// fir_7_7
module fir_7_7(
    input clk,
    input rst,
    input [7:0] weight_data,
    input [2:0] weight_idx,
    input weight_valid,
    output weight_ready,
    input [7:0] input_data,
    input input_valid,
    output input_ready,
    output [15:0] output_data,
    input output_ready,
    output output_valid 
    );
Settings: LEC_CHECK=0, ABC_AREA=0, CAP_MARGIN=20, CORE_ASPECT_RATIO=1.33, CORE_MARGIN=2, CORE_UTILIZATION=72, CTS_CLUSTER_DIAMETER=209, CTS_CLUSTER_SIZE=99, SETUP_SLACK_MARGIN=1.18, SLEW_MARGIN=20, TNS_END_PERCENT=10; clock period 4.17 ns.
run.sh (not shown) runs the stock make flow with config.mk's settings and CLKGATE_MAP_FILE=.
The baseline completed and failed the layout checks on setup timing.
Then changed:
==> flow/config.mk (replaced) <==
export PLATFORM = sky130hd
export DESIGN_NAME = fir_7_7
export DESIGN_NICKNAME = fir_7_7
export VERILOG_FILES = /design/flow/design.v
export SDC_FILE = /design/flow/constraint.sdc
export NUM_CORES = 4
export LEC_CHECK = 0
export CAP_MARGIN = 20
export CORE_MARGIN = 2
export CORE_UTILIZATION = 59
export SETUP_SLACK_MARGIN = 1.43
export SLEW_MARGIN = 20
==> flow/constraint.sdc (replaced) <==
create_clock -name core_clock -period 5.78 [get_ports {clk}]
set_input_delay 1.1560 -clock core_clock [delete_from_list [all_inputs] [get_ports {clk}]]
set_output_delay 1.1560 -clock core_clock [all_outputs]
set_load 0.01 [all_outputs]
=> The changed run finished but failed the layout checks on setup timing. Register-to-register slack improved by 1.6 ns. Worst setup slack improves by 1.6 ns. Flip-flop count is unchanged. Total power shrinks by 25%. Via count came out lower by 4.5%. Clock power decreases by 23%. Sequential power is lower by 28%.
Then changed:
--- a/flow/config.mk
+++ b/flow/config.mk
@@ -9,4 +9,3 @@
 export CORE_MARGIN = 2
-export CORE_UTILIZATION = 59
-export SETUP_SLACK_MARGIN = 1.43
+export CORE_UTILIZATION = 69
 export SLEW_MARGIN = 20
==> flow/constraint.sdc (replaced) <==
create_clock -name core_clock -period 9.52 [get_ports {clk}]
set_input_delay 1.9040 -clock core_clock [delete_from_list [all_inputs] [get_ports {clk}]]
set_output_delay 1.9040 -clock core_clock [all_outputs]
set_load 0.01 [all_outputs]
- With this change the flow ran to the end with no violations
- sequential power went down by well over a third
- power fell by well over a third
- final area fell by roughly a tenth
- clock skew stays flat
- hold slack is about the same
- wire length went down slightly
- worst setup slack gains 3.2 ns
- flip-flop count stays the same
- via count decreases by a few percent
- synthesized area stays the same
- maximum frequency drops by a few percent
Then changed:
--- a/flow/config.mk
+++ b/flow/config.mk
@@ -7,5 +7,7 @@
 export LEC_CHECK = 0
+export ABC_AREA = 1
 export CAP_MARGIN = 20
 export CORE_MARGIN = 2
-export CORE_UTILIZATION = 69
+export CORE_UTILIZATION = 70
+export SETUP_SLACK_MARGIN = -0.11
 export SLEW_MARGIN = 20
==> flow/constraint.sdc (replaced) <==
create_clock -name core_clock -period 5.78 [get_ports {clk}]
set_input_delay 1.1560 -clock core_clock [delete_from_list [all_inputs] [get_ports {clk}]]
set_output_delay 1.1560 -clock core_clock [all_outputs]
set_load 0.01 [all_outputs]
Result: This time the run ran to the end with violations: setup timing; area after synthesis climbs by a few percent; routed wire length climbs by roughly a tenth; synthesized cell count climbs by about a fifth; power climbs to 4.2 times its value; clock skew drops by 0.0065 ns; clock-buffer cell count drops by 1; register-to-register slack got worse by 3.2 ns; combinational power climbs to 27 times its value; cell area climbs by about a fifth; worst setup slack got worse by 3.2 ns.
Then changed:
--- a/flow/config.mk
+++ b/flow/config.mk
@@ -7,3 +7,2 @@
 export LEC_CHECK = 0
-export ABC_AREA = 1
 export CAP_MARGIN = 20
@@ -11,3 +10,3 @@
 export CORE_UTILIZATION = 70
-export SETUP_SLACK_MARGIN = -0.11
+export HOLD_SLACK_MARGIN = -0.08
 export SLEW_MARGIN = 20
==> flow/constraint.sdc (replaced) <==
create_clock -name core_clock -period 6.51 [get_ports {clk}]
set_input_delay 1.3020 -clock core_clock [delete_from_list [all_inputs] [get_ports {clk}]]
set_output_delay 1.3020 -clock core_clock [all_outputs]
set_load 0.01 [all_outputs]
Outcome: The new run produced a layout that fails on setup timing. Utilization is higher by 0.31 points. Via count drops by about 10%. Sequential share of layout area is higher by 0.70 points.

== try-sierra ==
fir_7_7 again, from the RTL that the note above started with.
make LEC_CHECK=0 ABC_AREA=1 CAP_MARGIN=30 CORE_ASPECT_RATIO=0.71 CORE_MARGIN=8 CORE_UTILIZATION=53 CTS_CLUSTER_DIAMETER=229 GPL_TIMING_DRIVEN=0 MAX_ROUTING_LAYER=met4 PLACE_DENSITY=0.92 SETUP_SLACK_MARGIN=0.24 SLEW_MARGIN=35 TNS_END_PERCENT=90 finish   # period 9.43 ns
What try-willow does differently from try-sierra at the input level:
Settings: SLEW_MARGIN changed from 35 to 20; CTS_CLUSTER_DIAMETER removed (was 229); SETUP_SLACK_MARGIN removed (was 0.24); CORE_MARGIN changed from 8 to 2; ABC_AREA removed (was 1); TNS_END_PERCENT removed (was 90); GPL_TIMING_DRIVEN removed (was 0); CORE_UTILIZATION changed from 53 to 67; CAP_MARGIN changed from 30 to 20; CORE_ASPECT_RATIO removed (was 0.71); PLACE_DENSITY removed (was 0.92); MAX_ROUTING_LAYER removed (was met4); the clock period (ns, I/O delays scaled along) changed from 9.43 to 6.51.
Notes after the runs:
The flow for try-willow finished, though final verification flagged negative setup slack.
try-willow — power 0.71 mW lower, try-sierra as reference
try-sierra → try-willow: setup slack -2.15 ns, post-route met1 wirelength higher.
Of try-willow and try-sierra, it is try-willow that has the higher data-path buffer share of cell area in the final layout.
What try-nickel does differently from try-willow at the input level:
Settings: changing CORE_UTILIZATION from 67 to 9; changing the clock period (ns, I/O delays scaled along) from 6.51 to 9.52.
Results
- Summary of try-willow and try-nickel: one run falls short of a clean finish, namely try-willow.
- Via count ends up higher on try-willow.
- The lower clock-buffer cell count of try-nickel and try-willow is in try-nickel.
- Changes observed in try-nickel relative to try-willow: average wire per cell in the routed design fell by about 43%, layout sequential cell count neither gained nor lost much, fraction of area in multi-input gates fell by 4.2 points, number of ordinary and repair buffers in the finished layout now sits lower.
- In try-nickel relative to try-willow, power consumption had gone down by more than a quarter.
- Setup slack after placement delta for try-nickel relative to try-willow: 2.59 ns higher
- try-nickel vs. try-willow: core utilization lower; minimum clock period after layout saw an increase.
- Higher net count of the finished layout was reported by try-willow, not try-nickel.
diff inputs: try-nickel => try-xenon
Settings: swapping 9 for 40 in CORE_UTILIZATION; swapping 9.52 for 9.06 in the clock period (ns, I/O delays scaled along).
==> results <==
In the metrics for try-nickel and try-xenon, the one carrying the lower length of the first detailed-routing pass in iterations is try-xenon. Summary — clock-buffer cell count, try-xenon relative to try-nickel: lower, by 1. Diff try-nickel -> try-xenon | total core area | down by more than half. Re global-route met1 utilization: try-nickel was lower than try-xenon. | cell area | try-xenon vs try-nickel | 11% lower |. try-nickel → try-xenon: clock skew after layout rose 0.0037 ns, fmax decreased by about 0.65% relative to the old numbers.
Power figures rest on the tool's default switching activity, not on a simulated workload.
